===== design/flow/design.v =====
module fa(
input a,input b,input ci, output s, output co
);
reg s_out,c_out;
always @(*)
begin
s_out=a^b^ci;
c_out=a&b|a&ci|b&ci;
end
assign s=s_out;
assign co=c_out;
endmodule
module add17bit_2sComp(
   input 		     [16:0]		A,
	input 		     [16:0]		B,
	input 		         		ci,
	output		     [16:0]		calculate_out
);
wire [16:0] s;
wire [16:0] co;
fa fa0(A[0],B[0],ci,s[0],co[0]);
fa fa1(A[1],B[1],co[0],s[1],co[1]);
fa fa2(A[2],B[2],co[1],s[2],co[2]);
fa fa3(A[3],B[3],co[2],s[3],co[3]);
fa fa4(A[4],B[4],co[3],s[4],co[4]);
fa fa5(A[5],B[5],co[4],s[5],co[5]);
fa fa6(A[6],B[6],co[5],s[6],co[6]);
fa fa7(A[7],B[7],co[6],s[7],co[7]);
fa fa8(A[8],B[8],co[7],s[8],co[8]);
fa fa9(A[9],B[9],co[8],s[9],co[9]);
fa fa10(A[10],B[10],co[9],s[10],co[10]);
fa fa11(A[11],B[11],co[10],s[11],co[11]);
fa fa12(A[12],B[12],co[11],s[12],co[12]);
fa fa13(A[13],B[13],co[12],s[13],co[13]);
fa fa14(A[14],B[14],co[13],s[14],co[14]);
fa fa15(A[15],B[15],co[14],s[15],co[15]);
fa fa16(A[16],B[16],co[15],s[16],co[16]);
assign calculate_out[16:0]=s;
endmodule 
module add20bit_2sComp(
   input 		     [19:0]		A,
	input 		     [19:0]		B,
	input 		         		ci,
	output		     [19:0]		calculate_out
);
wire [19:0] s;
wire [19:0] co;
fa fa0(A[0],B[0],ci,s[0],co[0]);
fa fa1(A[1],B[1],co[0],s[1],co[1]);
fa fa2(A[2],B[2],co[1],s[2],co[2]);
fa fa3(A[3],B[3],co[2],s[3],co[3]);
fa fa4(A[4],B[4],co[3],s[4],co[4]);
fa fa5(A[5],B[5],co[4],s[5],co[5]);
fa fa6(A[6],B[6],co[5],s[6],co[6]);
fa fa7(A[7],B[7],co[6],s[7],co[7]);
fa fa8(A[8],B[8],co[7],s[8],co[8]);
fa fa9(A[9],B[9],co[8],s[9],co[9]);
fa fa10(A[10],B[10],co[9],s[10],co[10]);
fa fa11(A[11],B[11],co[10],s[11],co[11]);
fa fa12(A[12],B[12],co[11],s[12],co[12]);
fa fa13(A[13],B[13],co[12],s[13],co[13]);
fa fa14(A[14],B[14],co[13],s[14],co[14]);
fa fa15(A[15],B[15],co[14],s[15],co[15]);
fa fa16(A[16],B[16],co[15],s[16],co[16]);
fa fa17(A[17],B[17],co[16],s[17],co[17]);
fa fa18(A[18],B[18],co[17],s[18],co[18]);
fa fa19(A[19],B[19],co[18],s[19],co[19]);
assign calculate_out[19:0]=s;
endmodule 
module bin2bcd
(
	input wire [9:0] bin,
	output wire [3:0] bcd2,bcd1,bcd0,
	output reg neg
);
reg [9:0] abs_bin, rem, ones;
reg [3:0] tens, honds;
always @ (*) begin
	if (bin[9] == 1'b1) 
		begin
		abs_bin = (~bin) + 10'b00_0000_0001;
		neg = 1'b1;
		end
	else 
		begin
		abs_bin = bin;
		neg = 1'b0;
		end
	if (abs_bin >= 10'd500)
		begin
		honds = 4'h5;
		rem = abs_bin - 10'd500; 
		end 
	else if (abs_bin >= 10'd400 && abs_bin < 10'd500)
	   begin
		honds = 4'h4;
		rem = abs_bin - 10'd400;
		end
	else if (abs_bin >= 10'd300 && abs_bin < 10'd400)
	   begin
		honds = 4'h3;
		rem = abs_bin - 10'd300;
		end
	else if (abs_bin >= 10'd200 && abs_bin < 10'd300)
	   begin
		honds = 4'h2;
		rem = abs_bin - 10'd200;
		end
	else if (abs_bin >= 10'd100 && abs_bin < 10'd200)
	   begin
		honds = 4'h1;
		rem = abs_bin - 10'd100;
		end
	else 
	   begin
		honds = 4'h0;
		rem = abs_bin;
		end
	if (rem >= 10'd090)
		begin
		tens = 4'h9;
		ones = rem - 10'd090;
		end
	else if (rem >= 10'd080 && rem < 10'd090)
		begin
		tens = 4'h8;
		ones = rem - 10'd080;
		end
	else if (rem >= 10'd070 && rem < 10'd080)
		begin
		tens = 4'h7;
		ones = rem - 10'd070;
		end
	else if (rem >= 10'd060 && rem < 10'd070)
		begin
		tens = 4'h6;
		ones = rem - 10'd060;
		end
	else if (rem >= 10'd050 && rem < 10'd060)
		begin
		tens = 4'h5;
		ones = rem - 10'd050;
		end
	else if (rem >= 10'd040 && rem < 10'd050)
		begin
		tens = 4'h4;
		ones = rem - 10'd040;
		end
	else if (rem >= 10'd030 && rem < 10'd040)
		begin
		tens = 4'h3;
		ones = rem - 10'd030;
		end
	else if (rem >= 10'd020 && rem < 10'd030)
		begin
		tens = 4'h2;
		ones = rem - 10'd020;
		end
	else if (rem >= 10'd010 && rem < 10'd020)
		begin
		tens = 4'h1;
		ones = rem - 10'd010;
		end
	else 
		begin
		tens = 4'h0;
		ones = rem;
		end
end
assign bcd0 = ones [3:0];
assign bcd1 = tens;
assign bcd2 = honds;
endmodule 
module edge_detection ( 
input clock, 
input input_signal, 
output reg rising_transition
);
reg n; 
wire rising_transition_c;
assign rising_transition_c = ~n & input_signal;
always @(posedge clock) begin 
n                 <= input_signal; 
rising_transition <= rising_transition_c; 
end
endmodule
module cal(
input clk,
input [1:0] KEY,
input [6:2] SW,
input [15:0] smooth_out,
output [1:0] LEDR,
output reg nothing,
output reg [9:0] BCD_in
);
reg enable1;
reg enable2;
reg state_c, state;
reg [15:0] operand1, operand2;
wire [16:0] num1, num2, num3, num4;
wire [16:0] calculate_out1, calculate_out2;
wire load, reset;
wire reset_edge, load_edge;
assign reset = ~KEY[0];
assign load = ~KEY[1];
edge_detection my_edge1(.clock(clk),.input_signal(reset),.rising_transition(reset_edge));
edge_detection my_edge2(.clock(clk),.input_signal(load),.rising_transition(load_edge));
reg [1:0] LED;
assign LEDR[1:0] = LED[1:0];
always @ (*) begin
state_c = state;
LED = 2'b01;
enable1 = 1'b0;
enable2 = 1'b0;
case (state)
1'b0:begin LED = 2'b01; if (load_edge == 1'b1) begin state_c = 1'b1; enable1 = 1'b1; end end
1'b1:begin LED = 2'b10; if (load_edge == 1'b1) begin state_c = 1'b0; enable2 = 1'b1; end end
endcase
if (reset_edge == 1'b1) begin
state_c = 1'b0;
LED = 2'b01;
end
end
always @ (posedge clk) begin
	state <= state_c;
	if (enable1 == 1'b1) begin
		operand1 <= smooth_out;
	end
	if (enable2 == 1'b1) begin
		operand2 <= smooth_out;
   end
end
parameter smooth = 5'b00_001;
parameter operand_1 = 5'b00_010;
parameter operand_2 = 5'b00_100;
parameter add = 5'b01_000;
parameter sub = 5'b10_000;
assign num1 = {operand1[15],operand1};
assign num2 = {operand2[15],operand2};
assign num3 = {operand1[15],operand1};
assign num4 = ~({operand2[15],operand2});
always @ (*) begin
	case (SW[6:2])
	smooth: begin
		BCD_in = smooth_out[9:0];
		nothing = 1'b0;
	end
	operand_1: begin
		BCD_in = operand1[9:0];
		nothing = 1'b0;
	end
	operand_2: begin
		BCD_in = operand2[9:0];
		nothing = 1'b0;
	end
	add: begin
		BCD_in = calculate_out1[9:0];
		nothing = 1'b0;
	end
	sub: begin
		BCD_in = calculate_out2[9:0];
		nothing = 1'b0;
	end
	default: begin
		BCD_in = 10'd0;
		nothing = 1'b1;
	end
	endcase
end
add17bit_2sComp my_add(.A(num1), .B(num2), .ci(1'b0), .calculate_out(calculate_out1));
add17bit_2sComp my_sub(.A(num3), .B(num4), .ci(1'b1), .calculate_out(calculate_out2));
endmodule 
module seg7(
	output		     [7:0]		HEX0,
	output		     [7:0]		HEX1,
	output		     [7:0]		HEX2,
	output		     [7:0]		HEX3,
	output		     [7:0]		HEX4,
	output		     [7:0]		HEX5,
	input                      clk,
	input                      rst,
	input                      nothing,
   input 		     [11:0]		display,
	input                      neg
);
  reg [31:0] out; 
  reg [12:0] count, count_c;  
always @(count or rst) begin
		count_c = count + 13'd1;
		if (count == 13'd4400) begin
		count_c = 13'd0;
		end
		if (rst == 1'b1) begin
		count_c = 13'd0;
		end
end
always @ (posedge clk) begin
	count <= count_c;
end
always @(*) begin
	 case (display [3:0])  
	 4'b0000: begin 
	 out [7:0] = 8'b11000000; 
	 end 
	 4'b0001: begin 
	 out [7:0] = 8'b11111001; 
	 end 
	 4'b0010: begin 
	 out [7:0] = 8'b10100100; 
	 end 
	 4'b0011: begin 
	 out [7:0] = 8'b10110000; 
	 end 
	 4'b0100: begin 
	 out [7:0] = 8'b10011001; 
	 end 
	 4'b0101: begin 
	 out [7:0]= 8'b10010010; 
	 end 
	 4'b0110: begin 
	 out [7:0]= 8'b10000010; 
	 end 
	 4'b0111: begin 
	 out [7:0]= 8'b11111000; 
	 end
	 4'b1000: begin 
	 out [7:0]= 8'b10000000; 
	 end 
	 4'b1001: begin 
	 out [7:0]= 8'b10010000; 
	 end 
	 4'b1010: begin 
	 out [7:0]= 8'b10001000; 
	 end 
	 4'b1011: begin 
	 out [7:0]= 8'b10000011; 
	 end
	 4'b1100: begin 
	 out [7:0]= 8'b11000110; 
	 end 
	 4'b1101: begin 
	 out [7:0]= 8'b10100001; 
	 end 
	 4'b1110: begin 
	 out [7:0]= 8'b10000110; 
	 end 
	 4'b1111: begin 
	 out [7:0]= 8'b10001110; 
	 end
	 default: begin 
	 out [7:0]= 8'b11111111; 
	 end 
	 endcase 
	 case (display [7:4])  
	 4'b0000: begin 
	 out [15:8]= 8'b11000000; 
	 end 
	 4'b0001: begin 
	 out [15:8]= 8'b11111001; 
	 end 
	 4'b0010: begin 
	 out [15:8]= 8'b10100100; 
	 end 
	 4'b0011: begin 
	 out [15:8]= 8'b10110000; 
	 end 
	 4'b0100: begin 
	 out [15:8]= 8'b10011001; 
	 end 
	 4'b0101: begin 
	 out [15:8]= 8'b10010010; 
	 end 
	 4'b0110: begin 
	 out [15:8]= 8'b10000010; 
	 end 
	 4'b0111: begin 
	 out [15:8]= 8'b11111000; 
	 end
	 4'b1000: begin 
	 out [15:8]= 8'b10000000; 
	 end 
	 4'b1001: begin 
	 out [15:8]= 8'b10010000; 
	 end 
	 4'b1010: begin 
	 out [15:8]= 8'b10001000; 
	 end 
	 4'b1011: begin 
	 out [15:8]= 8'b10000011; 
	 end
	 4'b1100: begin 
	 out [15:8]= 8'b11000110; 
	 end 
	 4'b1101: begin 
	 out [15:8]= 8'b10100001; 
	 end 
	 4'b1110: begin 
	 out [15:8]= 8'b10000110; 
	 end 
	 4'b1111: begin 
	 out [15:8]= 8'b10001110; 
	 end
	 default: begin 
	 out [15:8]= 8'b11111111; 
	 end 
	 endcase 
	 case (display [11:8])  
	 4'b0000: begin 
	 out [23:16]= 8'b11000000; 
	 end 
	 4'b0001: begin 
	 out [23:16]= 8'b11111001; 
	 end 
	 4'b0010: begin 
	 out [23:16]= 8'b10100100; 
	 end 
	 4'b0011: begin 
	 out [23:16]= 8'b10110000; 
	 end 
	 4'b0100: begin 
	 out [23:16]= 8'b10011001; 
	 end 
	 4'b0101: begin 
	 out [23:16]= 8'b10010010; 
	 end 
	 4'b0110: begin 
	 out [23:16]= 8'b10000010; 
	 end 
	 4'b0111: begin 
	 out [23:16]= 8'b11111000; 
	 end
	 4'b1000: begin 
	 out [23:16]= 8'b10000000; 
	 end 
	 4'b1001: begin 
	 out [23:16]= 8'b10010000; 
	 end 
	 4'b1010: begin 
	 out [23:16]= 8'b10001000; 
	 end 
	 4'b1011: begin 
	 out [23:16]= 8'b10000011; 
	 end
	 4'b1100: begin 
	 out [23:16]= 8'b11000110; 
	 end 
	 4'b1101: begin 
	 out [23:16]= 8'b10100001; 
	 end 
	 4'b1110: begin 
	 out [23:16]= 8'b10000110; 
	 end 
	 4'b1111: begin 
	 out [23:16]= 8'b10001110; 
	 end
	 default: begin 
	 out [23:16]= 8'b11111111; 
	 end 
	 endcase 
	 case (neg)
	 1'b1: begin
	 out [31:24]= 8'b10111111;
	 end
	 default: begin 
	 out [31:24]= 8'b11111111; 
	 end 
	 endcase
    if (nothing == 1'b1) begin 
	 if (count <= 13'd2200) begin
	 out [7:0] = 8'b1011_1111;
	 out[15:8] = 8'b1011_1111;
	 out[23:16] = 8'b1011_1111; 
	 out[31:24] = 8'b1011_1111;
	 end 
	 else begin
	 out [7:0] = 8'b1111_1111;
	 out[15:8] = 8'b1111_1111;
	 out[23:16] = 8'b1111_1111; 
	 out[31:24] = 8'b1111_1111;
	 end
	 end
 end 
assign HEX0[7:0]=out[7:0];
assign HEX1[7:0]=out[15:8];
assign HEX2[7:0]=out[23:16];
assign HEX3[7:0]=out[31:24];
assign HEX4[7:0]= 8'b11111111;
assign HEX5[7:0]= 8'b11111111;
endmodule
module smooth_filter(
input clk,
input reset,
input [15:0] in,
input [1:0] SW,
output [15:0] out
);
reg [6:0] count, count_c;
wire en;
always @(reset or count) begin
	if (reset == 1'b1) begin
		count_c = 7'd0;
	end
	else begin
		count_c = count + 7'd1;
	end
end
assign en = (count == 7'd99);
reg [15:0] r1, r2, r3, r4, r5, r6, r7, r8, r9, r10, r11, r12, r13, r14, r15, r16;
always @ (posedge clk) begin
	count <= count_c;
	if (en == 1'b1) begin
		r1 <= in;
		r2 <= r1;
		r3 <= r2;
		r4 <= r3;
		r5 <= r4;
		r6 <= r5;
		r7 <= r6;
		r8 <= r7;
		r9 <= r8;
		r10 <= r9;
		r11 <= r10;
		r12 <= r11;
		r13 <= r12;
		r14 <= r13;
		r15 <= r14;
		r16 <= r15;
	end
end
reg [19:0] sum;
wire [19:0] num1, num2, num3, num4, num5, num6, num7, num8;
wire [19:0] num9, num10, num11, num12, num13, num14, num15, num16;
wire ci=1'b0;
wire [19:0] calculate_out1, calculate_out2, calculate_out3, calculate_out4,
            calculate_out5, calculate_out6, calculate_out7, calculate_out8,
				calculate_out9, calculate_out10, calculate_out11, calculate_out12,
				calculate_out13, calculate_out14, calculate_out15;
assign num1 = {{4{r1[15]}},r1};
assign num2 = {{4{r2[15]}},r2};
assign num3 = {{4{r3[15]}},r3};
assign num4 = {{4{r4[15]}},r4};
assign num5 = {{4{r5[15]}},r5};
assign num6 = {{4{r6[15]}},r6};
assign num7 = {{4{r7[15]}},r7};
assign num8 = {{4{r8[15]}},r8};
assign num9 = {{4{r9[15]}},r9};
assign num10 = {{4{r10[15]}},r10};
assign num11 = {{4{r11[15]}},r11};
assign num12 = {{4{r12[15]}},r12};
assign num13 = {{4{r13[15]}},r13};
assign num14 = {{4{r14[15]}},r14};
assign num15 = {{4{r15[15]}},r15};
assign num16 = {{4{r16[15]}},r16};
always @(*) begin
	sum = num1;
	case (SW[1:0]) 
	2'b00:begin 
		sum = num1;
	end
	2'b01:begin
		sum = calculate_out1;
		sum = sum >> 1; 
	end
	2'b10:begin
		sum = calculate_out3;
		sum = sum >> 2;  
	end
	2'b11:begin
		sum = calculate_out15;
		sum = sum >> 4;  
	end
	endcase 
end
assign out = sum[15:0];
add20bit_2sComp my_adder1 (.A(num1),.B(num2),.ci(ci),.calculate_out(calculate_out1));
add20bit_2sComp my_adder2 (.A(calculate_out1),.B(num3),.ci(ci),.calculate_out(calculate_out2));
add20bit_2sComp my_adder3(.A(calculate_out2),.B(num4),.ci(ci),.calculate_out(calculate_out3));
add20bit_2sComp my_adder4(.A(calculate_out3),.B(num5),.ci(ci),.calculate_out(calculate_out4));
add20bit_2sComp my_adder5 (.A(calculate_out4),.B(num6),.ci(ci),.calculate_out(calculate_out5));
add20bit_2sComp my_adder6(.A(calculate_out5),.B(num7),.ci(ci),.calculate_out(calculate_out6));
add20bit_2sComp my_adder7(.A(calculate_out6),.B(num8),.ci(ci),.calculate_out(calculate_out7));
add20bit_2sComp my_adder8 (.A(calculate_out7),.B(num9),.ci(ci),.calculate_out(calculate_out8));
add20bit_2sComp my_adder9(.A(calculate_out8),.B(num10),.ci(ci),.calculate_out(calculate_out9));
add20bit_2sComp my_adder10(.A(calculate_out9),.B(num11),.ci(ci),.calculate_out(calculate_out10));
add20bit_2sComp my_adder11(.A(calculate_out10),.B(num12),.ci(ci),.calculate_out(calculate_out11));
add20bit_2sComp my_adder12(.A(calculate_out11),.B(num13),.ci(ci),.calculate_out(calculate_out12));
add20bit_2sComp my_adder13(.A(calculate_out12),.B(num14),.ci(ci),.calculate_out(calculate_out13));
add20bit_2sComp my_adder14(.A(calculate_out13),.B(num15),.ci(ci),.calculate_out(calculate_out14));
add20bit_2sComp my_adder15(.A(calculate_out14),.B(num16),.ci(ci),.calculate_out(calculate_out15));
endmodule 
module calc_top (
   input              clk,
   input              rst,
   input      [15:0]  data_x,
   input      [1:0]   KEY,
   input      [6:0]   SW,
   output     [7:0]   HEX0,
   output     [7:0]   HEX1,
   output     [7:0]   HEX2,
   output     [7:0]   HEX3,
   output     [7:0]   HEX4,
   output     [7:0]   HEX5,
   output     [1:0]   LEDR
   );
wire [3:0] bcd2, bcd1, bcd0;
wire neg;
wire [15:0] smooth_out;
wire nothing;
wire [9:0] BCD_in;
smooth_filter my_filter (.clk(clk), .reset(rst), .in(data_x[15:0]), .SW(SW[1:0]), .out(smooth_out));
cal my_cal (.clk(clk), .KEY(KEY), .SW(SW[6:2]), .smooth_out(smooth_out), .LEDR(LEDR[1:0]), .nothing(nothing), .BCD_in(BCD_in));
bin2bcd my_bin2bcd (.bin(BCD_in), .bcd2(bcd2), .bcd1(bcd1), .bcd0(bcd0), .neg(neg));
seg7 my_seg7 (.HEX0(HEX0), .HEX1(HEX1), .HEX2(HEX2), .HEX3(HEX3), .HEX4(HEX4), .HEX5(HEX5), .clk(clk), .rst(rst), .nothing(nothing), .display({bcd2, bcd1, bcd0}), .neg(neg));
endmodule

===== design/flow/run.sh =====
#!/bin/bash
# the make line also repeats each setting of config.mk as NAME=value (left out here)
make -C /OpenROAD-flow-scripts/flow DESIGN_CONFIG=/design/flow/config.mk WORK_HOME=/design/flow/orfs CLKGATE_MAP_FILE= finish

===== design/flow/config.mk =====
export PLATFORM = sky130hd
export DESIGN_NAME = calc_top
export DESIGN_NICKNAME = calc_top
export VERILOG_FILES = /design/flow/design.v
export SDC_FILE = /design/flow/constraint.sdc
export NUM_CORES = 4
export LEC_CHECK = 0
export ABC_AREA = 1
export CAP_MARGIN = 40
export CORE_MARGIN = 2
export CORE_UTILIZATION = 19
export CTS_CLUSTER_DIAMETER = 27
export HOLD_SLACK_MARGIN = 0.21
export MIN_ROUTING_LAYER = met1
export SLEW_MARGIN = 5

===== design/flow/constraint.sdc =====
create_clock -name core_clock -period 26.1 [get_ports {clk}]
set_input_delay 5.2200 -clock core_clock [delete_from_list [all_inputs] [get_ports {clk}]]
set_output_delay 5.2200 -clock core_clock [all_outputs]
set_load 0.01 [all_outputs]

==> flow_summary.ini, run 1 <==
; implementation run metrics
[outcome]
outcome = timing/DRC/antenna clean

[synthesis]
flop_cell = edfxtp_1
synthSimpleGateAreaFrac_pct = 13.9
avgSynthCellArea_um2 = 11.7
compound_area_share_pct = 4.48
ys.warnings.count = 6
synth-seq-cells = 269
yosys-top-cells-count = nand2_1, edfxtp_1, inv_1
syn_inst = 1435
synthXorXnorAreaFrac_pct = 1.25
synthArstFlopShare_pct = 0
ys_seq_share_pct = 46.5
yosys-stat-area_mm2 = 0.0168
yosysTopAreaCell = edfxtp_1
synthTopCellsByArea = edfxtp_1, fa_1, nand2_1, inv_1, ha_1
netlist_area_mm2 = 0.0168
logic_family = adder cells
ys_sh_adder_pct = 27.2
ys_cells = 1435
mux_area_share_pct = 0
ys_types = 57
yosysTopAreaCellShare_pct = 43.5
synth-edff-count = 244
top_cell = nand2_1

[clock_tree]
numCtsBuffers = 72
cts_tree = built
clockRootBuffer = clkbuf_16
cts_buffer_depth = 3
cts_sinks = 269
htreeDepth = 3
clk_pin_slew_ns = 0.04
cts_hold_buffers = 0
clock.latency.late_pin_ns = 0.57

[cells_and_area]
nFillCells = 9302
syn2layout_area_growth_pct = 25.7
nets = 1841
stdcell_count = 2784

[place]
gp_congestion = 0.831
portBuffers = 48
dpl.cell_count = 2650
place_hpwl_mm = 23.2

[worst_setup_path]
path_delay_family = adder cells
crit_path_end_kind = output port
r2r-start = my_filter.r1[0]
crit_slowest_cell = fa_1
setup.worst_path.end = HEX0[1]
cp.depth = 68
cp.required_ns = 20.88
r2r-end = my_cal.operand1[9]
path_buffers = 9
startpoint = my_filter.r1[0]
cpMostUsedCell = fa_1
worst_setup_path_start_kind = flop
rr_worst_depth = 37
r2r_slack_ns = 11.37
cp.arrival_ns = 19.83
cp_slowest_stage_delay_ns = 0.59
crit_path_max_fanout = 16
path_class = flop to output port

[detailed_routing]
dr.pass1.iters = 5
wirelength_mm = 31.5
via_per_inst = 3.63
via_count = 10100
route.detailed.drc = 0
drtAntennaViolNets = 0
routedWlPerCell_um = 11.3
drt_iter0_markers = 558

[power]
seqPwrFrac_pct = 30.9
seq-power_mw = 0.471
cellLeakagePower_nw = 8.37
comb-power_mw = 0.228
switching_share_pct = 26.3
p_int_mw = 1.13
p_switching_mw = 0.403
power-top-group = clock
clkPwrFrac_pct = 54.3
vdd_drop_max_mv = 0.0462
p_per_area_mw_per_mm2 = 72.1
combPwrFrac_pct = 14.9
pg_clk_mw = 0.829

[timing]
slew_headroom_pct = 41.4
clock_skew_ns = 0.0239
clock.fmax_mhz = 39.9
tightest_slew_ns = 0.879
final.period_utilization_pct = 96.0
final_hold_viol_count = 0
final-setup-viol-count = 0
finalSetupTns_ns = 0
fin_crit_ns = 25.05
finalMaxSlewViolations = 0

[global_routing]
antenna_found_initial = 1
grt_pass1_wl_mm = 52.3
grt_overflow = 0
grt_max_degree = 66
grt_use_total_pct = 7.16
grt_pass1_vias = 10700

[floorplan]
pin_count = 77
die_y_um = 302
core_mm2 = 0.0881
num_rows = 109
dieArea_mm2 = 0.0911
fp.dieW_um = 302
fp_util_pct = 19.1

[min_path]
hp-start = my_cal.my_edge2.n
min_path_cells = 1
hp-class = flop to flop
hold_end = my_cal.my_edge2.rising_transition

[run]
max-cap-violations = 0
warnings = 59
final cells by class:
type                    instances  area (um^2)  area share [%]
multi-input cells             927         8080            38.1
clock inverters                43          409            1.93
inverters                     231          872            4.12
well taps                    1165         1460            6.88
clock buffers                  86         1910            9.00
diodes                          1         2.50          0.0118
repair buffers                 62          626            2.95
flip-flops and latches        269         7830            37.0
what timing repair did:
| item | 4_1_cts | 5_1_grt |
|---|---|---|
| resized | 0 | 17 |
| setup buffers | 0 | 4 |
| endpoints found under the setup margin | 0 | 14 |
metrics by stage:
step	utilization [%]	hold slack, ns	instance area, um^2	total power [mW]	worst slack [ns]
after detailed placement	21.3	0.367	18800	0.699	1.06
final	24.0	0.372	21200	1.53	1.05
after global placement	21.2	0.367	18700	0.698	1.11
after CTS	23.9	0.371	21100	1.54	0.404
after global routing	24.0	0.379	21200	1.61	-0.00178
after floorplan	-	0.363	16900	0.643	2.64
routing by layer:
metal | part of all wire (%) | wire length [um] | global-route usage (%) | vias to the layer above
met2 | 47 | 14800 | 11.5 | 160
met4 | 2.5 | 774 | 2.65 | 0
met1 | 46 | 14600 | 9.06 | 4932
met5 | 0 | 0 | 0 | -
li1 | - | - | - | 4955
met3 | 4.0 | 1270 | 2.15 | 60
==> run 2: changes to the inputs <==
CAP_MARGIN = 15   (was 40)
CORE_UTILIZATION = 72   (was 19)
CTS_CLUSTER_DIAMETER = not set   (was 27)
HOLD_SLACK_MARGIN = not set   (was 0.21)
MIN_ROUTING_LAYER = not set   (was met1)
SETUP_SLACK_MARGIN = -0.39   (was not set)
SLEW_MARGIN = 20   (was 5)
clock period = 20.3 ns   (was 26.1 ns; I/O delays follow)
==> flow_summary.ini, run 2 <==
; physical design summary
[floorplan]
num_rows = 55
fp.dieW_um = 157
dieArea_mm2 = 0.0246
pin_count = 77
core_mm2 = 0.0228
die_y_um = 157
fp_util_pct = 74.0

[synthesis]
synthSimpleGateAreaFrac_pct = 13.9
mux_area_share_pct = 0
synth-seq-cells = 269
yosys-top-cells-count = nand2_1, edfxtp_1, inv_1
yosysTopAreaCellShare_pct = 43.5
compound_area_share_pct = 4.48
netlist_area_mm2 = 0.0168
synthTopCellsByArea = edfxtp_1, fa_1, nand2_1, inv_1, ha_1
ys_types = 57
yosys-stat-area_mm2 = 0.0168
avgSynthCellArea_um2 = 11.7
top_cell = nand2_1
flop_cell = edfxtp_1
ys_seq_share_pct = 46.5
ys.warnings.count = 6
yosysTopAreaCell = edfxtp_1
synth-edff-count = 244
logic_family = adder cells
ys_sh_adder_pct = 27.2
ys_cells = 1435
synthArstFlopShare_pct = 0
syn_inst = 1435
synthXorXnorAreaFrac_pct = 1.25

[place]
dpl.cell_count = 1920
place_hpwl_mm = 30.4
dpl-instance-area_mm2 = 0.0191
gp_congestion = 0.915
portBuffers = 48

[clock_tree]
cts_sinks = 269
numCtsBuffers = 27
htreeDepth = 1
cts_buffer_depth = 3
clockRootBuffer = clkbuf_16

[outcome]
firstError = [ERROR GRT-0232] Routing congestion too high. Check the congestion heatmap in the GUI.
lastStage = 5_1_grt
outcome = aborted with a tool error

[global_routing]
grt_use_total_pct = 64.2
grt_overflow = 3
## run 2: routing by layer
layer / overflow / global-route usage [%]
met3: 0 / 44.3
met4: 1 / 62.4
met5: 0 / 10.1
met2: 2 / 85.3
met1: 0 / 64.3
## run 2: timing repair
item,in CTS
endpoints found under the setup margin,21
pin swaps,77
setup buffers,27
resized,110
gates cloned,1
hold buffers,0
## run 2: per-stage QoR
step	setup TNS (ns)	worst slack (ns)
2_1_floorplan	-6.60	-0.675
3_3_place_gp	-21.73	-1.63
3_5_place_dp	-35.93	-2.32
4_1_cts	-36.88	-2.07
==> run 3: changes to the inputs <==
ABC_AREA = not set   (was 1)
CAP_MARGIN = 25   (was 15)
CELL_PAD_IN_SITES_GLOBAL_PLACEMENT = 1   (was not set)
CORE_MARGIN = 5   (was 2)
CORE_UTILIZATION = 21   (was 72)
CTS_CLUSTER_DIAMETER = 80   (was not set)
HOLD_SLACK_MARGIN = 0.17   (was not set)
MIN_ROUTING_LAYER = met1   (was not set)
SETUP_SLACK_MARGIN = 5.0   (was -0.39)
clock period = 35.4 ns   (was 20.3 ns; I/O delays follow)
==> flow_summary.ini, run 3 <==
; implementation run metrics
[outcome]
outcome = timing/DRC/antenna clean

[synthesis]
yosys-top-cells-count = edfxtp_1, fa_1, inv_1
ys_types = 99
netlist_area_mm2 = 0.0176
synthXorXnorAreaFrac_pct = 2.73
synthTopCellsByArea = edfxtp_1, fa_1, ha_1, dfxtp_1, inv_1
ys_cells = 1298
yosysTopAreaCellShare_pct = 41.6
avgSynthCellArea_um2 = 13.6
syn_inst = 1298
mux_area_share_pct = 1.55
synthArstFlopShare_pct = 0
synth-edff-count = 244
ys.warnings.count = 6
yosys-stat-area_mm2 = 0.0176
flop_cell = edfxtp_1
synth-seq-cells = 269
ys_sh_adder_pct = 26.2
logic_family = adder cells
yosysTopAreaCell = edfxtp_1
synthSimpleGateAreaFrac_pct = 9.38
ys_seq_share_pct = 44.4
top_cell = edfxtp_1
compound_area_share_pct = 10.8

[clock_tree]
cts_tree = built
numCtsBuffers = 29
htreeDepth = 1
cts_buffer_depth = 3
clockRootBuffer = clkbuf_16
clock.latency.late_pin_ns = 0.57
clk_pin_slew_ns = 0.06
cts_sinks = 269

[worst_setup_path]
crit_slowest_cell = o311ai_2
path_class = flop to output port
cp.arrival_ns = 22.19
cp_slowest_stage_delay_ns = 0.66
worst_setup_path_start_kind = flop
startpoint = my_filter.r1[0]
cpMostUsedCell = fa_1
setup.worst_path.end = HEX0[0]
path_delay_family = adder cells
crit_path_end_kind = output port
rr_worst_depth = 35
r2r-start = my_filter.r1[0]
cp.required_ns = 28.32
path_buffers = 8
cp.depth = 59
r2r-end = my_cal.operand2[9]
crit_path_max_fanout = 11
r2r_slack_ns = 20.18

[detailed_routing]
via_per_inst = 4.27
via_count = 10500
routedWlPerCell_um = 15.1
wirelength_mm = 37.1
dr.pass1.iters = 5
drtAntennaViolNets = 0
route.detailed.drc = 0
drt_iter0_markers = 810

[power]
total_power_mw = 0.823
pg_clk_mw = 0.286
power-top-group = registers
clkPwrFrac_pct = 34.8
switching_share_pct = 30.2
cellLeakagePower_nw = 7.22
p_per_area_mw_per_mm2 = 40.6
p_switching_mw = 0.249
p_int_mw = 0.574
seq-power_mw = 0.346
seqPwrFrac_pct = 42.1
vdd_drop_max_mv = 0.0334
comb-power_mw = 0.191
combPwrFrac_pct = 23.2

[cells_and_area]
nets = 1632
logic_area_mm2 = 0.00910
syn2layout_area_growth_pct = 14.9
nFillCells = 8623
design_area_mm2 = 0.0202
ff_latch_area_mm2 = 0.00783
stdcell_count = 2457
final_core_util_pct = 24.3

[place]
gp_congestion = 0.866
dpl.cell_count = 2402
pre_cts_ws_ns = 5.65
portBuffers = 48
dpl-instance-area_mm2 = 0.0193
place_hpwl_mm = 28.1

[timing]
finalSetupTns_ns = 0
slew_headroom_pct = 36.5
finalMaxSlewViolations = 0
clock_skew_ns = 0.0229
finalHoldWorstSlack_ns = 0.378
tightest_slew_ns = 0.953
final_hold_viol_count = 0
rsz0062_at_grt = false
clock.fmax_mhz = 34.2
final-setup-viol-count = 0
setup_slack_ns = 6.13
fin_crit_ns = 29.27
final.period_utilization_pct = 82.7

[min_path]
hp-class = flop to flop
hold_end = my_cal.my_edge2.rising_transition
min_path_cells = 1
hp-start = my_cal.my_edge2.n

[floorplan]
die_y_um = 300
num_rows = 106
fp.dieW_um = 300
pin_count = 77
dieArea_mm2 = 0.0898
fp_util_pct = 21.1
core_mm2 = 0.0834

[global_routing]
grt_pass1_vias = 10900
grt_max_degree = 152
antenna_found_initial = 2
grt_pass1_wl_mm = 60.2
grt_overflow = 0
grt_use_total_pct = 8.14

[run]
max-cap-violations = 0
warnings = 62
-- run 3: area by class of cell --
cell class,count,area share (%)
multi-input combinational,867,45.0
sequential,269,38.7
tap,1080,6.68
clock buffer,32,3.64
timing repair buffer,60,2.93
inverter,127,2.35
clock inverter,21,0.754
antenna,1,0.0124
-- run 3: what timing repair did --
action	CTS	global route
gates resized	1	7
hold buffers	0	0
setup endpoints to repair	2	11
setup buffers	0	1
pin swaps	0	1
-- run 3: routing by layer --
layer | GRT usage (%) | routed length [um] | vias to the layer above
met4 | 2.16 | 964 | 2
met5 | 0 | 13 | -
met2 | 13.3 | 17600 | 283
li1 | - | - | 4810
met3 | 1.67 | 1910 | 69
met1 | 11.1 | 16600 | 5334
==> run 4: changes to the inputs <==
CAP_MARGIN = 20   (was 25)
CELL_PAD_IN_SITES_DETAIL_PLACEMENT = 1   (was not set)
CELL_PAD_IN_SITES_GLOBAL_PLACEMENT = not set   (was 1)
CORE_MARGIN = 2   (was 5)
CORE_UTILIZATION = 40   (was 21)
CTS_CLUSTER_DIAMETER = not set   (was 80)
CTS_CLUSTER_SIZE = 88   (was not set)
GPL_TIMING_DRIVEN = 0   (was not set)
HOLD_SLACK_MARGIN = not set   (was 0.17)
MIN_ROUTING_LAYER = not set   (was met1)
SETUP_SLACK_MARGIN = not set   (was 5.0)
clock period = 41.0 ns   (was 35.4 ns; I/O delays follow)
==> flow_summary.ini, run 4 <==
; implementation run metrics
[worst_setup_path]
r2r-end = my_cal.operand2[9]
r2r_slack_ns = 25.57
cp.required_ns = 32.80
rr_worst_depth = 35
crit_path_end_kind = output port
worst_setup_path_start_kind = flop
cp.arrival_ns = 24.12
path_delay_family = adder cells
cp_slowest_stage_delay_ns = 0.71
cpMostUsedCell = fa_1
setup.worst_path.end = HEX0[1]
path_buffers = 6
crit_slowest_cell = a211oi_1
startpoint = my_filter.r1[0]
r2r-start = my_filter.r1[0]
path_class = flop to output port
crit_path_max_fanout = 11
cp.depth = 58

[power]
p_switching_mw = 0.219
p_per_area_mw_per_mm2 = 36.0
seqPwrFrac_pct = 41.6
total_power_mw = 0.719
comb-power_mw = 0.174
cellLeakagePower_nw = 7.53
combPwrFrac_pct = 24.2
vdd_drop_max_mv = 0.0273
seq-power_mw = 0.299
power-top-group = registers
clkPwrFrac_pct = 34.2
switching_share_pct = 30.4
pg_clk_mw = 0.246
p_int_mw = 0.500

[timing]
finalSetupTns_ns = 0
final.period_utilization_pct = 78.8
tightest_slew_ns = 1.16
fin_crit_ns = 32.32
finalMaxSlewViolations = 0
final-setup-viol-count = 0
slew_headroom_pct = 20.9
clock_skew_ns = 0.0273
clock.fmax_mhz = 30.9
rsz0062_at_grt = false
finalHoldWorstSlack_ns = 0.380
setup_slack_ns = 8.68
final_hold_viol_count = 0

[detailed_routing]
dr.pass1.iters = 5
via_per_inst = 5.42
routedWlPerCell_um = 20.5
wirelength_mm = 41.8
drt_iter0_markers = 692
route.detailed.drc = 0
n_antenna_cell = 0
drtAntennaViolNets = 0
via_count = 11100

[cells_and_area]
final_core_util_pct = 46.2
nFillCells = 4444
syn2layout_area_growth_pct = 13.4
stdcell_count = 2041
nets = 1712
design_area_mm2 = 0.0200

[synthesis]
flop_cell = edfxtp_1
synth-edff-count = 244
synthXorXnorAreaFrac_pct = 2.73
yosys-stat-area_mm2 = 0.0176
ys_sh_adder_pct = 26.2
ys_cells = 1298
top_cell = edfxtp_1
logic_family = adder cells
synthArstFlopShare_pct = 0
ys.warnings.count = 6
yosys-top-cells-count = edfxtp_1, fa_1, inv_1
avgSynthCellArea_um2 = 13.6
yosysTopAreaCell = edfxtp_1
yosysTopAreaCellShare_pct = 41.6
synthTopCellsByArea = edfxtp_1, fa_1, ha_1, dfxtp_1, inv_1
mux_area_share_pct = 1.55
syn_inst = 1298
ys_seq_share_pct = 44.4
synthSimpleGateAreaFrac_pct = 9.38
synth-seq-cells = 269
compound_area_share_pct = 10.8
netlist_area_mm2 = 0.0176
ys_types = 99

[floorplan]
dieArea_mm2 = 0.0458
core_mm2 = 0.0433
pin_count = 77
fp.dieW_um = 214
die_y_um = 214
num_rows = 76
fp_util_pct = 40.7

[place]
pre_cts_ws_ns = 9.36
gp_congestion = 0.898
place_hpwl_mm = 33.1
portBuffers = 45
dpl-instance-area_mm2 = 0.0191
dpl.cell_count = 1988

[clock_tree]
cts_sinks = 269
clockRootBuffer = clkbuf_16
numCtsBuffers = 29
clock.latency.late_pin_ns = 0.56
cts-resized-gates = 0
cts_hold_buffers = 0
cts_tree = built
htreeDepth = 1
cts_buffer_depth = 3
post-cts-setup-buffers = 0
clk_pin_slew_ns = 0.06

[run]
warnings = 59
max-cap-violations = 0

[global_routing]
grt_pass1_wl_mm = 69.0
grt_pass1_vias = 12400
grt_use_total_pct = 18.8
grt_overflow = 0
grt_max_degree = 15
antenna_found_initial = 1

[min_path]
hold_end = my_cal.my_edge1.rising_transition
min_path_cells = 1
hp-start = my_cal.my_edge1.n
hp-class = flop to flop

[outcome]
outcome = timing/DRC/antenna clean
run 4: routing by layer:
metal,up-vias,share of wire [%],global-route usage [%]
met2,273,50,31.5
met4,2,1.9,4.29
met5,-,0.031,0
met3,61,4.9,2.98
li1,4966,-,-
met1,5756,44,25.7
run 4: cell type report:
type	instances	area, um^2	area share (%)
Buffer	60	377	1.88
Clock buffer	36	762	3.81
Clock inverter	17	114	0.570
Inverter	127	477	2.39
Multi-Input combinational cell	867	9050	45.3
Sequential cell	269	7830	39.2
Tap cell	585	732	3.66
Timing Repair Buffer	80	647	3.24
==> run 5: changes to the inputs <==
ABC_AREA = 1   (was not set)
CELL_PAD_IN_SITES_DETAIL_PLACEMENT = not set   (was 1)
CORE_UTILIZATION = 67   (was 40)
CTS_CLUSTER_DIAMETER = 42   (was not set)
CTS_CLUSTER_SIZE = 37   (was 88)
GPL_TIMING_DRIVEN = not set   (was 0)
PLACE_DENSITY = 0.35   (was not set)
SETUP_SLACK_MARGIN = 4.26   (was not set)
clock period = 15.4 ns   (was 41.0 ns; I/O delays follow)
==> flow_summary.ini, run 5 <==
; implementation run metrics
[detailed_routing]
via_count = 12100
drtAntennaViolNets = 0
wirelength_mm = 46.5
drt_iter0_markers = 1347
routedWlPerCell_um = 22.4
dr.pass1.iters = 5
via_per_inst = 5.86
route.detailed.drc = 0

[synthesis]
flop_cell = edfxtp_1
top_cell = nand2_1
synth-edff-count = 244
avgSynthCellArea_um2 = 11.7
yosys-stat-area_mm2 = 0.0168
ys.warnings.count = 6
synthXorXnorAreaFrac_pct = 1.25
ys_types = 57
synth-seq-cells = 269
ys_seq_share_pct = 46.5
synthTopCellsByArea = edfxtp_1, fa_1, nand2_1, inv_1, ha_1
ys_cells = 1435
synthSimpleGateAreaFrac_pct = 13.9
compound_area_share_pct = 4.48
yosysTopAreaCellShare_pct = 43.5
yosys-top-cells-count = nand2_1, edfxtp_1, inv_1
mux_area_share_pct = 0
yosysTopAreaCell = edfxtp_1
logic_family = adder cells
syn_inst = 1435
netlist_area_mm2 = 0.0168
ys_sh_adder_pct = 27.2
synthArstFlopShare_pct = 0

[timing]
final-setup-viol-count = 22
setup_slack_ns = -6.24
fin_crit_ns = 21.64
clock_skew_ns = 0.0209
slew_headroom_pct = 34.0
rsz0062_at_grt = true
final_hold_viol_count = 0
clock.fmax_mhz = 46.2
finalSetupTns_ns = -121.98
tightest_slew_ns = 0.990
finalHoldWorstSlack_ns = 0.389
finalMaxSlewViolations = 0
final.period_utilization_pct = 141

[floorplan]
fp.dieW_um = 163
dieArea_mm2 = 0.0264
fp_util_pct = 67.5
num_rows = 58
die_y_um = 163
core_mm2 = 0.0250
pin_count = 77

[worst_setup_path]
r2r-start = my_filter.r1[0]
crit_path_end_kind = output port
worst_setup_path_start_kind = flop
path_delay_family = adder cells
rr_worst_depth = 39
r2r-end = my_cal.operand1[9]
setup.worst_path.end = HEX0[2]
cp.depth = 71
startpoint = my_filter.r1[0]
cpMostUsedCell = fa_2
path_buffers = 9
crit_slowest_cell = fa_2
cp_slowest_stage_delay_ns = 0.64
cp.required_ns = 12.32
path_class = flop to output port
r2r_slack_ns = 0.65
crit_path_max_fanout = 5
cp.arrival_ns = 18.56

[clock_tree]
clk_pin_slew_ns = 0.07
cts_tree = built
cts_sinks = 269
htreeDepth = 2
clockRootBuffer = clkbuf_16
clock.latency.late_pin_ns = 0.53
cts_buffer_depth = 3
numCtsBuffers = 34
cts_hold_buffers = 0

[power]
combPwrFrac_pct = 30.2
seq-power_mw = 0.796
switching_share_pct = 32.3
p_per_area_mw_per_mm2 = 106
comb-power_mw = 0.688
clkPwrFrac_pct = 34.8
power-top-group = registers
vdd_drop_max_mv = 0.0875
seqPwrFrac_pct = 34.9
pg_clk_mw = 0.794
cellLeakagePower_nw = 8.70
p_int_mw = 1.54
p_switching_mw = 0.736

[outcome]
outcome = finished with violations
so.violations = setup timing

[global_routing]
grt_max_degree = 86
grt_overflow = 0
grt_pass1_wl_mm = 68.7
grt_use_total_pct = 34.8
antenna_found_initial = 0
grt_pass1_vias = 12800

[run]
warnings = 64
max-cap-violations = 0

[min_path]
hold_end = my_cal.my_edge2.rising_transition
min_path_cells = 1
hp-start = my_cal.my_edge2.n
hp-class = flop to flop

[place]
gp_congestion = 0.907
dpl-instance-area_mm2 = 0.0193
place_hpwl_mm = 27.2
portBuffers = 48
pre_cts_ws_ns = -5.77

[cells_and_area]
design_area_mm2 = 0.0214
syn2layout_area_growth_pct = 27.1
nets = 1994
[run 5: layer usage]
metal  part of all wire [%]  GRT usage, %
met1                     34          40.9
met2                     52          61.6
met3                    7.2          5.88
met4                    6.4          18.6
met5                      0             0
[run 5: layout make-up]
class | instances | area (um^2)
clock buffers | 37 | 905
flip-flops and latches | 269 | 7830
clock inverters | 25 | 220
fillers | 1140 | 3560
diodes | 1 | 2.50
repair buffers | 251 | 2040
inverters | 231 | 882
well taps | 330 | 413
multi-input cells | 929 | 9120
[run 5: repair_timing]
action,in CTS,in global routing
cloned,2,0
pin swaps,71,95
setup endpoints to repair,40,40
gates resized,184,81
setup buffers,35,15
endpoints found under the hold margin,0,0
[run 5: through the flow]
| step | cells | total power, mW | util, % |
|---|---|---|---|
| after floorplan | 1460 | 1.11 | - |
| after global placement | 1958 | 1.29 | 77.3 |
| after detailed placement | 1958 | 1.30 | 77.3 |
| after CTS | 2057 | 2.16 | 84.1 |
| after global routing | 2072 | 2.36 | 85.7 |
| final | 2073 | 2.28 | 85.8 |
==> run 6: changes to the inputs <==
CORE_UTILIZATION = 68   (was 67)
CTS_CLUSTER_SIZE = not set   (was 37)
PLACE_DENSITY = not set   (was 0.35)
SETUP_SLACK_MARGIN = not set   (was 4.26)
clock period = 22.9 ns   (was 15.4 ns; I/O delays follow)
==> flow_summary.ini, run 6 <==
; implementation run metrics
[synthesis]
synthTopCellsByArea = edfxtp_1, fa_1, nand2_1, inv_1, ha_1
flop_cell = edfxtp_1
synth-seq-cells = 269
yosysTopAreaCell = edfxtp_1
yosysTopAreaCellShare_pct = 43.5
yosys-stat-area_mm2 = 0.0168
ys_seq_share_pct = 46.5
ys_cells = 1435
compound_area_share_pct = 4.48
ys_types = 57
synthSimpleGateAreaFrac_pct = 13.9
ys.warnings.count = 6
synthXorXnorAreaFrac_pct = 1.25
synthArstFlopShare_pct = 0
avgSynthCellArea_um2 = 11.7
top_cell = nand2_1
yosys-top-cells-count = nand2_1, edfxtp_1, inv_1
logic_family = adder cells
mux_area_share_pct = 0
ys_sh_adder_pct = 27.2
netlist_area_mm2 = 0.0168
synth-edff-count = 244
syn_inst = 1435

[timing]
final.period_utilization_pct = 104
final-setup-viol-count = 20
tightest_slew_ns = 1.38
rsz0062_at_grt = true
finalSetupTns_ns = -9.32
finalMaxSlewViolations = 0
clock.fmax_mhz = 42.1
slew_headroom_pct = 7.68
final_hold_viol_count = 0
clock_skew_ns = 0.0339
setup_slack_ns = -0.873
fin_crit_ns = 23.77

[clock_tree]
cts_sinks = 269
numCtsBuffers = 31
cts_hold_buffers = 0
cts_buffer_depth = 3
cts_tree = built
htreeDepth = 1
clk_pin_slew_ns = 0.06
clockRootBuffer = clkbuf_16
clock.latency.late_pin_ns = 0.59

[floorplan]
pin_count = 77
die_y_um = 161
num_rows = 57
fp.dieW_um = 161
fp_util_pct = 69.3
core_mm2 = 0.0243
dieArea_mm2 = 0.0261

[worst_setup_path]
rr_worst_depth = 37
startpoint = my_filter.r1[0]
cp.arrival_ns = 19.19
cpMostUsedCell = fa_2
cp.required_ns = 18.32
r2r-end = my_cal.operand2[9]
r2r-start = my_filter.r1[0]
cp.depth = 74
path_class = flop to output port
r2r_slack_ns = 8.10
crit_path_end_kind = output port
path_delay_family = adder cells
setup.worst_path.end = HEX0[2]
path_buffers = 11
crit_path_max_fanout = 5
crit_slowest_cell = fa_2
cp_slowest_stage_delay_ns = 0.60
worst_setup_path_start_kind = flop

[cells_and_area]
syn2layout_area_growth_pct = 25.4
stdcell_count = 2028
logic_area_mm2 = 0.00912
nFillCells = 1004
nets = 1957
ff_latch_area_mm2 = 0.00783

[outcome]
outcome = finished with violations
so.violations = setup timing

[run]
warnings = 63
max-cap-violations = 0

[global_routing]
antenna_found_initial = 1
grt_pass1_vias = 12500
grt_max_degree = 85
grt_overflow = 0
grt_use_total_pct = 33.1
grt_pass1_wl_mm = 66.2

[detailed_routing]
via_count = 12400
drt_iter0_markers = 1689
n_antenna_cell = 0
route.detailed.drc = 0
routedWlPerCell_um = 24.1
wirelength_mm = 49.0
drtAntennaViolNets = 0
via_per_inst = 6.10
dr.pass1.iters = 13

[power]
comb-power_mw = 0.459
seq-power_mw = 0.535
power-top-group = registers
cellLeakagePower_nw = 8.55
p_int_mw = 1.03
combPwrFrac_pct = 30.3
pg_clk_mw = 0.521
vdd_drop_max_mv = 0.0920
seqPwrFrac_pct = 35.3
p_switching_mw = 0.483
p_per_area_mw_per_mm2 = 71.7
clkPwrFrac_pct = 34.4
switching_share_pct = 31.9
total_power_mw = 1.51

[place]
portBuffers = 48
dpl.cell_count = 1917
gp_congestion = 0.875
place_hpwl_mm = 25.3

[min_path]
hp-class = flop to flop
hp-start = my_cal.my_edge1.n
hold_end = my_cal.my_edge1.rising_transition
min_path_cells = 1
## run 6: final cells by class
type | instances | area share, %
sequential | 269 | 37.0
timing repair buffer | 217 | 8.64
clock inverter | 20 | 0.947
multi-input combinational | 929 | 43.1
inverter | 231 | 4.17
clock buffer | 38 | 4.14
tap | 324 | 1.92
## run 6: what timing repair did
| action | in CTS | in global routing |
|---|---|---|
| gates resized | 185 | 238 |
| gates cloned | 1 | 1 |
| pin swaps | 108 | 128 |
| endpoints found under the setup margin | 16 | 20 |
| setup buffers | 21 | 31 |
## run 6: stage by stage
stage / worst slack, ns / utilization [%] / hold slack (ns) / area, um^2
final: -0.873 / 86.9 / 0.389 / 21100
after global routing: -1.28 / 86.9 / 0.408 / 21100
after CTS: -0.0409 / 82.8 / 0.391 / 20100
after detailed placement: -0.871 / 76.0 / 0.374 / 18500
after global placement: -0.596 / 76.0 / 0.367 / 18500
after floorplan: 0.0820 / - / 0.363 / 16900
## run 6: layer usage
layer / GRT usage (%) / up-vias / wire (um)
met4: 14.2 / 2 / 3560
met3: 4.29 / 265 / 4230
met1: 40.8 / 6055 / 16100
met2: 59.3 / 902 / 25000
li1: - / 5154 / -
met5: 0 / - / 12
==> run 7: changes to the inputs <==
ABC_AREA = 0   (was 1)
CORE_MARGIN = 10   (was 2)
CORE_UTILIZATION = 56   (was 68)
CTS_CLUSTER_DIAMETER = not set   (was 42)
PLACE_DENSITY_LB_ADDON = 0.06   (was not set)
clock period = 15.4 ns   (was 22.9 ns; I/O delays follow)
==> flow_summary.ini, run 7 <==
; implementation run metrics
[synthesis]
ys_types = 99
ys.warnings.count = 6
yosysTopAreaCellShare_pct = 41.6
yosys-top-cells-count = edfxtp_1, fa_1, inv_1
avgSynthCellArea_um2 = 13.6
synth-edff-count = 244
compound_area_share_pct = 10.8
ys_seq_share_pct = 44.4
mux_area_share_pct = 1.55
synthArstFlopShare_pct = 0
ys_sh_adder_pct = 26.2
yosysTopAreaCell = edfxtp_1
synth-seq-cells = 269
netlist_area_mm2 = 0.0176
logic_family = adder cells
top_cell = edfxtp_1
yosys-stat-area_mm2 = 0.0176
synthXorXnorAreaFrac_pct = 2.73
syn_inst = 1298
ys_cells = 1298
synthTopCellsByArea = edfxtp_1, fa_1, ha_1, dfxtp_1, inv_1
synthSimpleGateAreaFrac_pct = 9.38
flop_cell = edfxtp_1

[timing]
final-setup-viol-count = 22
setup_slack_ns = -6.96
tightest_slew_ns = 0.989
final.period_utilization_pct = 145
finalMaxSlewViolations = 0
clock_skew_ns = 0.0257
fin_crit_ns = 22.36
slew_headroom_pct = 34.0
rsz0062_at_grt = true
final_hold_viol_count = 0
clock.fmax_mhz = 44.7

[power]
total_power_mw = 2.37
seqPwrFrac_pct = 33.5
power-top-group = combinational logic
p_int_mw = 1.62
cellLeakagePower_nw = 8.95
p_per_area_mw_per_mm2 = 101
comb-power_mw = 0.955
vdd_drop_max_mv = 0.128
clkPwrFrac_pct = 26.2
seq-power_mw = 0.796
p_switching_mw = 0.756
switching_share_pct = 31.8
pg_clk_mw = 0.623
combPwrFrac_pct = 40.2

[worst_setup_path]
path_buffers = 11
worst_setup_path_start_kind = flop
path_delay_family = adder cells
crit_slowest_cell = fa_2
cp.arrival_ns = 19.28
cpMostUsedCell = fa_2
rr_worst_depth = 35
path_class = flop to output port
crit_path_max_fanout = 6
cp.required_ns = 12.32
startpoint = my_filter.r2[0]
r2r-end = my_cal.operand1[9]
r2r-start = my_filter.r2[0]
cp.depth = 60
setup.worst_path.end = HEX0[0]
cp_slowest_stage_delay_ns = 0.61
crit_path_end_kind = output port
r2r_slack_ns = 1.33

[clock_tree]
cts_tree = built
clockRootBuffer = clkbuf_16
cts_sinks = 269
htreeDepth = 1
clock.latency.late_pin_ns = 0.55
clk_pin_slew_ns = 0.07
numCtsBuffers = 28
cts_hold_buffers = 0
cts_buffer_depth = 3

[detailed_routing]
via_count = 12000
routedWlPerCell_um = 21.0
drt_iter0_markers = 958
n_antenna_cell = 0
drtAntennaViolNets = 0
wirelength_mm = 44.4
via_per_inst = 5.69
route.detailed.drc = 0
dr.pass1.iters = 5

[global_routing]
grt_pass1_vias = 12800
grt_overflow = 0
antenna_found_initial = 0
grt_pass1_wl_mm = 70.0
grt_use_total_pct = 22.9
grt_max_degree = 91

[run]
warnings = 62
max-cap-violations = 0

[outcome]
so.violations = setup timing
outcome = finished with violations

[cells_and_area]
nets = 1972
design_area_mm2 = 0.0235
syn2layout_area_growth_pct = 33.1
nFillCells = 1861
logic_area_mm2 = 0.0106
ff_latch_area_mm2 = 0.00783
final_core_util_pct = 76.1

[floorplan]
fp.dieW_um = 197
dieArea_mm2 = 0.0390
core_mm2 = 0.0308
fp_util_pct = 57.2
pin_count = 77
num_rows = 64
die_y_um = 197

[place]
pre_cts_ws_ns = -7.03
dpl-instance-area_mm2 = 0.0210
place_hpwl_mm = 32.5
portBuffers = 48
gp_congestion = 0.912

[min_path]
hp-class = flop to flop
min_path_cells = 1
hp-start = my_cal.my_edge2.n
hold_end = my_cal.my_edge2.rising_transition
## run 7: routing by layer
| layer | routed length (um) | vias up | GRT usage (%) |
|---|---|---|---|
| li1 | - | 5493 | - |
| met1 | 18800 | 6081 | 31.0 |
| met2 | 21900 | 366 | 37.0 |
| met3 | 2680 | 69 | 4.82 |
| met4 | 897 | 0 | 6.18 |
| met5 | 0 | - | 0 |
## run 7: through the flow
| stage | std cells | TNS (ns) | hold slack (ns) |
|---|---|---|---|
| floorplan | 1323 | -95.55 | 0.363 |
| global placement | 1988 | -124.97 | 0.366 |
| detailed placement | 1988 | -129.84 | 0.373 |
| CTS | 2080 | -134.60 | 0.369 |
| global route | 2110 | -140.37 | 0.377 |
| finish | 2110 | -129.44 | 0.364 |
## run 7: timing repair
item / in CTS / in global routing
pin swaps: 116 / 134
buffers inserted: 43 / 36
gates cloned: 1 / 0
resized: 168 / 166
endpoints found under the hold margin: 0 / 0
endpoints found under the setup margin: 22 / 22
## run 7: layout make-up
class | count | area share, %
Timing Repair Buffer | 401 | 13.6
Multi-Input combinational cell | 867 | 45.3
Clock inverter | 15 | 0.331
Clock buffer | 35 | 3.19
Sequential cell | 269 | 33.4
Tap cell | 396 | 2.11
Inverter | 127 | 2.17
==> run 8: changes to the inputs <==
ABC_AREA = 1   (was 0)
CORE_MARGIN = 2   (was 10)
CORE_UTILIZATION = 72   (was 56)
CTS_CLUSTER_DIAMETER = 380   (was not set)
CTS_CLUSTER_SIZE = 13   (was not set)
PLACE_DENSITY_LB_ADDON = 0.12   (was 0.06)
SETUP_SLACK_MARGIN = -0.57   (was not set)
clock period = 20.5 ns   (was 15.4 ns; I/O delays follow)
==> flow_summary.ini, run 8 <==
; physical design summary
[clock_tree]
cts_hold_buffers = 0
clockRootBuffer = clkbuf_16
cts_sinks = 269
cts_buffer_depth = 3
htreeDepth = 1
numCtsBuffers = 24

[synthesis]
synth-edff-count = 244
netlist_area_mm2 = 0.0168
yosys-stat-area_mm2 = 0.0168
ys_types = 57
synthTopCellsByArea = edfxtp_1, fa_1, nand2_1, inv_1, ha_1
top_cell = nand2_1
ys_seq_share_pct = 46.5
yosysTopAreaCell = edfxtp_1
avgSynthCellArea_um2 = 11.7
synthArstFlopShare_pct = 0
flop_cell = edfxtp_1
yosys-top-cells-count = nand2_1, edfxtp_1, inv_1
synthXorXnorAreaFrac_pct = 1.25
mux_area_share_pct = 0
compound_area_share_pct = 4.48
ys_sh_adder_pct = 27.2
logic_family = adder cells
ys_cells = 1435
ys.warnings.count = 6
synth-seq-cells = 269
syn_inst = 1435
synthSimpleGateAreaFrac_pct = 13.9
yosysTopAreaCellShare_pct = 43.5

[outcome]
outcome = aborted with a tool error
firstError = [ERROR GRT-0232] Routing congestion too high. Check the congestion heatmap in the GUI.
lastStage = 5_1_grt

[floorplan]
num_rows = 55
die_y_um = 157
fp.dieW_um = 157
dieArea_mm2 = 0.0246
core_mm2 = 0.0228
pin_count = 77
fp_util_pct = 74.0

[place]
place_hpwl_mm = 31.5
portBuffers = 48
dpl.cell_count = 1919
gp_congestion = 0.867

[global_routing]
grt_overflow = 10
grt_use_total_pct = 66.2
[run 8: stage by stage]
step	hold WS [ns]	setup WS (ns)	instance area (um^2)
after CTS	0.391	-1.89	20300
after detailed placement	0.376	-2.46	19000
after global placement	0.370	-1.46	19000
after floorplan	0.363	-0.643	17300
[run 8: metal layers]
metal,overflow,global-route usage (%)
met5,0,27.7
met2,5,82.0
met1,0,66.8
met4,5,59.5
met3,0,54.0
[run 8: timing repair]
item / 4_1_cts
gates resized: 192
setup endpoints to repair: 21
cloned: 1
hold endpoints to repair: 0
buffers inserted: 29
pin swaps: 124
==> run 9: changes to the inputs <==
CAP_MARGIN = 15   (was 20)
CORE_UTILIZATION = 65   (was 72)
CTS_CLUSTER_DIAMETER = not set   (was 380)
CTS_CLUSTER_SIZE = not set   (was 13)
PLACE_DENSITY_LB_ADDON = not set   (was 0.12)
SETUP_SLACK_MARGIN = 1.58   (was -0.57)
clock period = 15.1 ns   (was 20.5 ns; I/O delays follow)
==> flow_summary.ini, run 9 <==
; implementation run metrics
[power]
seq-power_mw = 0.811
pg_clk_mw = 0.703
p_int_mw = 1.51
vdd_drop_max_mv = 0.0925
seqPwrFrac_pct = 37.3
combPwrFrac_pct = 30.3
power-top-group = registers
switching_share_pct = 30.3
clkPwrFrac_pct = 32.4
comb-power_mw = 0.659
p_switching_mw = 0.660
cellLeakagePower_nw = 8.60
p_per_area_mw_per_mm2 = 103

[detailed_routing]
via_count = 11200
routedWlPerCell_um = 18.7
via_per_inst = 5.41
wirelength_mm = 38.7
drt_iter0_markers = 940
drtAntennaViolNets = 0
route.detailed.drc = 0
dr.pass1.iters = 6

[synthesis]
yosys-top-cells-count = nand2_1, edfxtp_1, inv_1
ys_sh_adder_pct = 27.2
yosysTopAreaCellShare_pct = 43.5
synth-seq-cells = 269
synthXorXnorAreaFrac_pct = 1.25
ys_cells = 1435
netlist_area_mm2 = 0.0168
mux_area_share_pct = 0
top_cell = nand2_1
synth-edff-count = 244
logic_family = adder cells
synthSimpleGateAreaFrac_pct = 13.9
synthTopCellsByArea = edfxtp_1, fa_1, nand2_1, inv_1, ha_1
synthArstFlopShare_pct = 0
yosys-stat-area_mm2 = 0.0168
avgSynthCellArea_um2 = 11.7
compound_area_share_pct = 4.48
yosysTopAreaCell = edfxtp_1
ys.warnings.count = 6
ys_types = 57
flop_cell = edfxtp_1
ys_seq_share_pct = 46.5
syn_inst = 1435

[worst_setup_path]
path_delay_family = adder cells
r2r-start = my_filter.r2[0]
cp_slowest_stage_delay_ns = 0.58
worst_setup_path_start_kind = flop
path_class = flop to output port
cp.arrival_ns = 18.00
rr_worst_depth = 38
path_buffers = 10
crit_slowest_cell = fa_2
cp.depth = 69
crit_path_max_fanout = 8
setup.worst_path.end = HEX0[1]
cp.required_ns = 12.08
r2r_slack_ns = 1.22
cpMostUsedCell = fa_2
r2r-end = my_cal.operand1[9]
startpoint = my_filter.r2[0]
crit_path_end_kind = output port

[clock_tree]
cts_tree = built
clock.latency.late_pin_ns = 0.56
cts_hold_buffers = 0
cts_buffer_depth = 3
clockRootBuffer = clkbuf_16
numCtsBuffers = 29
cts_sinks = 269
htreeDepth = 1
clk_pin_slew_ns = 0.06

[cells_and_area]
syn2layout_area_growth_pct = 25.7
nets = 1997

[timing]
final-setup-viol-count = 22
final.period_utilization_pct = 139
fin_crit_ns = 21.02
tightest_slew_ns = 1.06
finalMaxSlewViolations = 0
setup_slack_ns = -5.92
final_hold_viol_count = 0
finalHoldWorstSlack_ns = 0.374
rsz0062_at_grt = true
clock.fmax_mhz = 47.6
clock_skew_ns = 0.0186
slew_headroom_pct = 29.5

[outcome]
so.violations = setup timing
outcome = finished with violations

[floorplan]
pin_count = 77
num_rows = 58
fp.dieW_um = 165
dieArea_mm2 = 0.0272
die_y_um = 165
core_mm2 = 0.0253
fp_util_pct = 66.5

[global_routing]
antenna_found_initial = 1
grt_use_total_pct = 29.3
grt_pass1_wl_mm = 60.7
grt_max_degree = 84
grt_overflow = 0
grt_pass1_vias = 11800

[min_path]
min_path_cells = 1
hp-start = my_cal.my_edge2.n
hp-class = flop to flop
hold_end = my_cal.my_edge2.rising_transition

[place]
pre_cts_ws_ns = -5.82
portBuffers = 48
place_hpwl_mm = 27.3
gp_congestion = 0.907

[run]
warnings = 64
max-cap-violations = 0
[run 9: timing repair]
| action | in CTS | in global routing |
|---|---|---|
| setup endpoints to repair | 26 | 26 |
| gates resized | 185 | 63 |
| pin swaps | 109 | 109 |
| setup buffers | 36 | 16 |
[run 9: layout make-up]
class | count | area, um^2
diodes | 1 | 2.50
clock buffers | 42 | 858
clock inverters | 11 | 97.6
fillers | 1325 | 4160
inverters | 231 | 887
multi-input cells | 927 | 8970
flip-flops and latches | 269 | 7830
well taps | 330 | 413
repair buffers | 261 | 2110
[run 9: per-stage QoR]
stage          total power, mW  TNS, ns  std cells  util, %  area, um^2
2_1_floorplan             1.13   -87.93       1460        -       17500
3_3_place_gp              1.32  -103.87       1966     76.3       19300
3_5_place_dp              1.33  -111.49       1966     76.3       19300
4_1_cts                   2.11  -115.37       2055     82.3       20800
5_1_grt                   2.26  -127.67       2071     83.6       21200
6_report                  2.17  -116.07       2072     83.6       21200
[run 9: per-layer routing]
| metal | wire length, um | up-vias | global-route usage, % |
|---|---|---|---|
| li1 | - | 5234 | - |
| met1 | 14600 | 5531 | 36.5 |
| met2 | 21000 | 362 | 54.0 |
| met3 | 1880 | 86 | 3.69 |
| met4 | 1150 | 0 | 7.79 |
| met5 | 0 | - | 0 |
==> run 10: changes to the inputs <==
ABC_AREA = not set   (was 1)
CAP_MARGIN = 20   (was 15)
CORE_UTILIZATION = 57   (was 65)
SETUP_SLACK_MARGIN = not set   (was 1.58)
clock period = 15.2 ns   (was 15.1 ns; I/O delays follow)
==> flow_summary.ini, run 10 <==
; implementation run metrics
[outcome]
outcome = finished with violations
so.violations = setup timing

[worst_setup_path]
r2r-end = my_cal.operand1[9]
crit_path_max_fanout = 5
cp.required_ns = 12.16
crit_path_end_kind = output port
rr_worst_depth = 36
path_buffers = 10
path_delay_family = adder cells
worst_setup_path_start_kind = flop
setup.worst_path.end = HEX0[5]
r2r_slack_ns = 1.04
cp_slowest_stage_delay_ns = 0.59
cp.depth = 60
startpoint = my_filter.r1[0]
crit_slowest_cell = fa_2
r2r-start = my_filter.r1[0]
cp.arrival_ns = 19.33
path_class = flop to output port
cpMostUsedCell = fa_2

[synthesis]
synthXorXnorAreaFrac_pct = 2.73
synth-seq-cells = 269
flop_cell = edfxtp_1
ys_types = 99
yosysTopAreaCell = edfxtp_1
yosys-stat-area_mm2 = 0.0176
ys_seq_share_pct = 44.4
avgSynthCellArea_um2 = 13.6
synth-edff-count = 244
netlist_area_mm2 = 0.0176
yosysTopAreaCellShare_pct = 41.6
mux_area_share_pct = 1.55
syn_inst = 1298
synthSimpleGateAreaFrac_pct = 9.38
ys.warnings.count = 6
top_cell = edfxtp_1
yosys-top-cells-count = edfxtp_1, fa_1, inv_1
ys_sh_adder_pct = 26.2
synthArstFlopShare_pct = 0
ys_cells = 1298
compound_area_share_pct = 10.8
logic_family = adder cells
synthTopCellsByArea = edfxtp_1, fa_1, ha_1, dfxtp_1, inv_1

[clock_tree]
numCtsBuffers = 29
clockRootBuffer = clkbuf_16
cts_buffer_depth = 3
clk_pin_slew_ns = 0.06
cts_tree = built
clock.latency.late_pin_ns = 0.56
cts_sinks = 269
htreeDepth = 1
cts_hold_buffers = 0

[cells_and_area]
nets = 1974
nFillCells = 1861
syn2layout_area_growth_pct = 32.3
final_core_util_pct = 76.4
design_area_mm2 = 0.0233

[power]
p_per_area_mw_per_mm2 = 103
total_power_mw = 2.39
pg_clk_mw = 0.671
cellLeakagePower_nw = 8.92
combPwrFrac_pct = 38.2
vdd_drop_max_mv = 0.126
clkPwrFrac_pct = 28.1
seqPwrFrac_pct = 33.7
switching_share_pct = 31.2
p_switching_mw = 0.745
power-top-group = combinational logic
seq-power_mw = 0.806
comb-power_mw = 0.914
p_int_mw = 1.65

[timing]
final-setup-viol-count = 22
clock.fmax_mhz = 44.7
finalMaxSlewViolations = 0
clock_skew_ns = 0.0275
final.period_utilization_pct = 147
rsz0062_at_grt = true
finalSetupTns_ns = -133.23
setup_slack_ns = -7.17
fin_crit_ns = 22.37
slew_headroom_pct = 26.2
final_hold_viol_count = 0
tightest_slew_ns = 1.10

[global_routing]
grt_max_degree = 85
grt_pass1_wl_mm = 71.5
antenna_found_initial = 4
grt_use_total_pct = 28.2
grt_overflow = 0
grt_pass1_vias = 13200

[detailed_routing]
drtAntennaViolNets = 0
wl_met2_mm = 22.2
route.detailed.drc = 0
via_per_inst = 5.76
dr.pass1.iters = 5
dr.max_layer_used = met4
via_count = 12200
routedWlPerCell_um = 21.4
met1_length_mm = 19.1
wirelength_mm = 45.3
drt_iter0_markers = 1153
wl_met3_mm = 2.73

[floorplan]
num_rows = 64
core_mm2 = 0.0305
dieArea_mm2 = 0.0323
fp_util_pct = 57.8
fp.dieW_um = 180
die_y_um = 180
pin_count = 77

[place]
portBuffers = 48
gp_congestion = 0.929
dpl-instance-area_mm2 = 0.0211
place_hpwl_mm = 32.6

[min_path]
min_path_cells = 1
hp-start = my_cal.my_edge2.n
hp-class = flop to flop
hold_end = my_cal.my_edge2.rising_transition

[run]
max-cap-violations = 0
warnings = 64
-- run 10: stage by stage --
step,cells,hold WS [ns],setup WS [ns]
after floorplan,1323,0.363,-5.69
after global placement,1996,0.368,-6.85
after detailed placement,1996,0.369,-7.04
after CTS,2092,0.377,-7.10
after global routing,2118,0.390,-7.51
final,2118,0.378,-7.17
-- run 10: per-layer routing --
| metal | global-route usage (%) | up-vias |
|---|---|---|
| met5 | 0 | - |
| met4 | 8.10 | 0 |
| met3 | 3.83 | 100 |
| li1 | - | 5501 |
| met2 | 46.9 | 434 |
| met1 | 39.4 | 6174 |
-- run 10: area by class of cell --
type / instances / area (um^2) / share of cell area [%]
Antenna cell: 3 / 7.51 / 0.0322
Clock buffer: 43 / 798 / 3.42
Clock inverter: 11 / 95.1 / 0.408
Inverter: 127 / 489 / 2.10
Multi-Input combinational cell: 867 / 10400 / 44.7
Sequential cell: 269 / 7830 / 33.6
Tap cell: 396 / 495 / 2.13
Timing Repair Buffer: 402 / 3170 / 13.6
-- run 10: timing repair --
action                     CTS  global route
pin swaps                   60            83
setup endpoints to repair   22            22
buffers inserted            47            27
gates resized              188            94
Power and IR drop assume default switching activity.
